Design upsample_csc, start of the top module:
module upsample_csc (
    input  logic        clk,
    input  logic        resetn,
    input  logic        start,
    output logic        done,
    input  logic [15:0] sram_read_data,
    output logic [15:0] sram_write_data,
    output logic [17:0] sram_address,
    output logic        sram_we_n
);
logic [31:0] mult_1_in1, mult_1_in2;
logic [31:0] mult_2_in1, mult_2_in2;
logic [31:0] mult_3_in1, mult_3_in2;
logic [63:0] mult_1_res, mult_2_res, mult_3_res;
assign mult_1_res = mult_1_in1 * mult_1_in2;
assign mult_2_res = mult_2_in1 * mult_2_in2;
assign mult_3_res = mult_3_in1 * mult_3_in2;
M1 M1_unit (
    .CLOCK_50_I(clk),
    .resetn(resetn),
    .M1_start(start),
    .M1_done(done),
    .M1_SRAM_read_data(sram_read_data),
    .M1_SRAM_write_data(sram_write_data),
    .M1_SRAM_address(sram_address),
    .M1_SRAM_we_n(sram_we_n),
    .M1_mult_1_in1(mult_1_in1),
    .M1_mult_1_in2(mult_1_in2),
    .M1_mult_2_in1(mult_2_in1),
  ...
==> flow/config.mk <==
export PLATFORM = sky130hd
export DESIGN_NAME = upsample_csc
export DESIGN_NICKNAME = upsample_csc
export VERILOG_FILES = /design/flow/design.v
export SDC_FILE = /design/flow/constraint.sdc
export NUM_CORES = 4
export LEC_CHECK = 0
export ABC_AREA = 0
export CAP_MARGIN = 20
export CORE_MARGIN = 2
export CORE_UTILIZATION = 72
export CTS_CLUSTER_DIAMETER = 347
export CTS_CLUSTER_SIZE = 97
export PLACE_DENSITY = 0.37
export SLEW_MARGIN = 20
export TNS_END_PERCENT = 5
==> flow/constraint.sdc <==
create_clock -name core_clock -period 6.0 [get_ports {clk}]
set_input_delay 1.2000 -clock core_clock [delete_from_list [all_inputs] [get_ports {clk}]]
set_output_delay 1.2000 -clock core_clock [all_outputs]
set_load 0.01 [all_outputs]
run.sh (not shown) runs the stock make flow with config.mk's settings and CLKGATE_MAP_FILE=.
The baseline stopped in 5_1_grt on GRT-0232.
Then changed:
Settings changed: ABC_AREA 0 to not set, CORE_UTILIZATION 72 to 63, CTS_CLUSTER_DIAMETER 347 to not set, PLACE_DENSITY 0.37 to 0.6, TNS_END_PERCENT 5 to not set.
Clock period 6.0 ns to 9.9 ns, I/O delays scaled along.
This time the run finished with negative setup slack left.
Die area increases by about 14%.
Synthesized area stays the same.
Synthesized cell count is unchanged.

---

upsample_csc again, from the RTL that the note above started with.
make LEC_CHECK=0 ABC_AREA=1 CAP_MARGIN=5 CELL_PAD_IN_SITES_DETAIL_PLACEMENT=0 CELL_PAD_IN_SITES_GLOBAL_PLACEMENT=0 CORE_MARGIN=2 CORE_UTILIZATION=72 CTS_CLUSTER_DIAMETER=355 CTS_CLUSTER_SIZE=35 HOLD_SLACK_MARGIN=-0.09 MIN_ROUTING_LAYER=met1 PLACE_DENSITY=0.64 SETUP_SLACK_MARGIN=0.48 SLEW_MARGIN=0 finish   # period 8.79 ns
The starting point never finished: it broke off in global routing with GRT-0232.
Change:
- CORE_MARGIN: 2 -> 7
- CORE_UTILIZATION: 72 -> 46
- CTS_CLUSTER_DIAMETER: 355 -> 55
- CTS_CLUSTER_SIZE: 35 -> default
- HOLD_SLACK_MARGIN: -0.09 -> default
- SETUP_SLACK_MARGIN: 0.48 -> 2.06
- clock period: 8.79 -> 13.2 ns (I/O delays scaled with it)
The changed run finished clean.
Synthesized cell count does not change.
Area after synthesis does not change.
Die size rose by about 65%.

---

Starting RTL as in the previous note.
==> flow/config.mk <==
export PLATFORM = sky130hd
export DESIGN_NAME = upsample_csc
export DESIGN_NICKNAME = upsample_csc
export VERILOG_FILES = /design/flow/design.v
export SDC_FILE = /design/flow/constraint.sdc
export NUM_CORES = 4
export LEC_CHECK = 0
export CAP_MARGIN = 40
export CORE_MARGIN = 2
export CORE_UTILIZATION = 72
export CTS_CLUSTER_DIAMETER = 360
export CTS_CLUSTER_SIZE = 97
export PLACE_DENSITY = 0.43
export SLEW_MARGIN = 20
export TNS_END_PERCENT = 15
==> flow/constraint.sdc <==
create_clock -name core_clock -period 7.95 [get_ports {clk}]
set_input_delay 1.5900 -clock core_clock [delete_from_list [all_inputs] [get_ports {clk}]]
set_output_delay 1.5900 -clock core_clock [all_outputs]
set_load 0.01 [all_outputs]
The first run did not get past global routing with ODB-0269.
Then changed:
- ABC_AREA: unset -> 1
- CAP_MARGIN: 40 -> 20
- CTS_CLUSTER_DIAMETER: 360 -> unset
- CTS_CLUSTER_SIZE: 97 -> 99
- TNS_END_PERCENT: 15 -> unset
- clock period: 7.95 -> 9.18 ns (I/O delays scaled with it)
Result:
- The new run failed in global routing
- synthesized area grows by 0.74%
- synthesized cell count grows by 14%
- die area grows by 0.73%

---

onyx:
upsample_csc again, from the RTL that the note above started with.
clock: 11.0 ns
lec_check: 0
cap_margin: 20
core_margin: 2
core_utilization: 72
cts_cluster_diameter: 320
place_density_lb_addon: 0.0
setup_slack_margin: 1.54
slew_margin: 40
tns_end_percent: 10
The following lists how delta was set up differently from onyx:
Settings: changing CAP_MARGIN from 20 to 35; removing SETUP_SLACK_MARGIN (formerly 1.54); setting CELL_PAD_IN_SITES_GLOBAL_PLACEMENT to 2 for the first time; removing CTS_CLUSTER_DIAMETER (formerly 320); setting GPL_TIMING_DRIVEN to 0 for the first time; changing CORE_UTILIZATION from 72 to 22; removing TNS_END_PERCENT (formerly 10); removing PLACE_DENSITY_LB_ADDON (formerly 0.0); setting HOLD_SLACK_MARGIN to 0.23 for the first time; setting CELL_PAD_IN_SITES_DETAIL_PLACEMENT to 2 for the first time.
==> results <==
- Looking at the reports, delta completed the entire flow and the layout it produced met the timing, design-rule and antenna checks.
- delta ended with less via count than onyx.
- onyx → delta: count of cell instances traversed by the critical path shows a reduction of 16%; tap cell count up 1983; non-clock buffer count went up 75.
- [delta] number of placement rows rose 77 relative to onyx
- Relative to onyx, the combinational share of cell area of delta is lower by 3.7 points.
- Looking at launching element of the worst setup path, the M1_unit.mult_op_1[13] result is from onyx; the M1_unit.mult_op_3[5] one comes from delta.
- Lower first-pass GRT wire length was reported by onyx, not delta.
Here is what was changed in the inputs of willow compared with delta.
Settings: a deleted GPL_TIMING_DRIVEN that had been 0; a change of SLEW_MARGIN from 40 to 20; a change of CORE_UTILIZATION from 22 to 64; a change of CELL_PAD_IN_SITES_GLOBAL_PLACEMENT from 2 to 3.
### Flow results
The flow ran to completion for all of delta and willow but willow, which stopped partway.
For willow, the flow was terminated by a tool error in global placement without I/O (3_1_place_gp_skip_io) and produced no final design.
[willow] number of rows in the core area fell 71 relative to delta
NOTE die outline width delta->willow decreased by more than a quarter
Diff delta -> willow: die outline height dropped about 40%; area of the core region dropped about 66%; share of the synthesized netlist area taken by xor and xnor gates barely changed; share of synthesized cell area in full adder, half adder and majority cells barely changed; sequential-to-total area share from yosys stat barely changed.
Number of synthesized flops with an enable pin came out exactly the same in delta and willow.
As far as synthesized cell count goes, willow and delta are indistinguishable; the numbers are identical.
willow against delta: starting utilization of the core area picked up an extra 43 points, area of the die lost about 65%.
## Diff of input files: ember against willow
Settings: swapping 35 for 15 in CAP_MARGIN; swapping 20 for 40 in SLEW_MARGIN; clearing HOLD_SLACK_MARGIN, which used to be 0.23; swapping 64 for 40 in CORE_UTILIZATION; putting PLACE_DENSITY_LB_ADDON at 0.13 where nothing was set; swapping 2 for 0 in CELL_PAD_IN_SITES_DETAIL_PLACEMENT; putting GPL_TIMING_DRIVEN at 0 where nothing was set.
==> comparison <==
- Summary across ember and willow: the single failing run is willow.
- FAIL willow @ global placement without I/O (3_1_place_gp_skip_io): tool exited with error
- The horizontal die dimension reported for ember is greater than that of willow by 72 um.
- As far as multiplexer share of the synthesized area goes, ember and willow are indistinguishable; the numbers are identical.
- Reported for ember and willow, fraction of the mapped netlist area in adder cells turned out identical to the last digit.
- ember vs willow: die size up in ember
- For the area of the core, ember came in about 60% higher than willow did.
- Summary — standard-cell row count, ember relative to willow: higher, by about 27%.
- ember against willow: die outline height rose 26%, area after synthesis about even.

---

Starting RTL as in the previous note.
Design upsample_csc, start of the top module:
module upsample_csc (
    input  logic        clk,
    input  logic        resetn,
    input  logic        start,
    output logic        done,
    input  logic [15:0] sram_read_data,
    output logic [15:0] sram_write_data,
    output logic [17:0] sram_address,
    output logic        sram_we_n
);
clock: 10.7 ns
lec_check: 0
cap_margin: 20
core_margin: 2
core_utilization: 58
hold_slack_margin: -0.09
place_density: 0.6
setup_slack_margin: 1.45
slew_margin: 20
tns_end_percent: 5
Rerun with:
--- a/flow/config.mk
+++ b/flow/config.mk
@@ -10,2 +10 @@
-export CORE_UTILIZATION = 58
-export HOLD_SLACK_MARGIN = -0.09
+export CORE_UTILIZATION = 40
@@ -13 +12 @@
-export SETUP_SLACK_MARGIN = 1.45
+export SETUP_SLACK_MARGIN = 0.65
@@ -15 +13,0 @@
-export TNS_END_PERCENT = 5
The changed run finished clean.
Sequential cell count stays the same.
Design area is higher by 2.9%.
Die area goes up by 44%.
Via count stays flat.
Clock skew rises by 43 ps.
Area after synthesis stays the same.
Count of clock-buffer cells in the layout went down by 2.
Worst setup slack is worse by 110 ps.
Rerun with:
--- a/flow/config.mk
+++ b/flow/config.mk
@@ -10 +10,2 @@
-export CORE_UTILIZATION = 40
+export CORE_UTILIZATION = 57
+export CTS_CLUSTER_SIZE = 99
@@ -12 +12,0 @@
-export SETUP_SLACK_MARGIN = 0.65
==> flow/constraint.sdc (replaced) <==
create_clock -name core_clock -period 5.5 [get_ports {clk}]
set_input_delay 1.1000 -clock core_clock [delete_from_list [all_inputs] [get_ports {clk}]]
set_output_delay 1.1000 -clock core_clock [all_outputs]
set_load 0.01 [all_outputs]
With this change the flow finished but fails on negative setup slack.
Core utilization grows by 33 points.
Maximum frequency decreases by 0.96%.
Synthesized cell count stays the same.
Rerun with:
--- a/flow/config.mk
+++ b/flow/config.mk
@@ -10,2 +10 @@
-export CORE_UTILIZATION = 57
-export CTS_CLUSTER_SIZE = 99
+export CORE_UTILIZATION = 58
@@ -12,0 +12 @@
+export SETUP_SLACK_MARGIN = 1.45
==> flow/constraint.sdc (replaced) <==
create_clock -name core_clock -period 11.0 [get_ports {clk}]
set_input_delay 2.2000 -clock core_clock [delete_from_list [all_inputs] [get_ports {clk}]]
set_output_delay 2.2000 -clock core_clock [all_outputs]
set_load 0.01 [all_outputs]
This time the run completed with no timing, DRC or antenna violations.
Die size falls slightly.
Sequential share of layout area rises by 2.8 points.
Via count falls by roughly a tenth.
Final cell count falls by roughly a tenth.
Design area falls by about a fifth.
Fmax rises by a few percent.
Wire length falls by about a fifth.
Clock skew rises by 7.8 ps.
Utilization falls by 12 points.
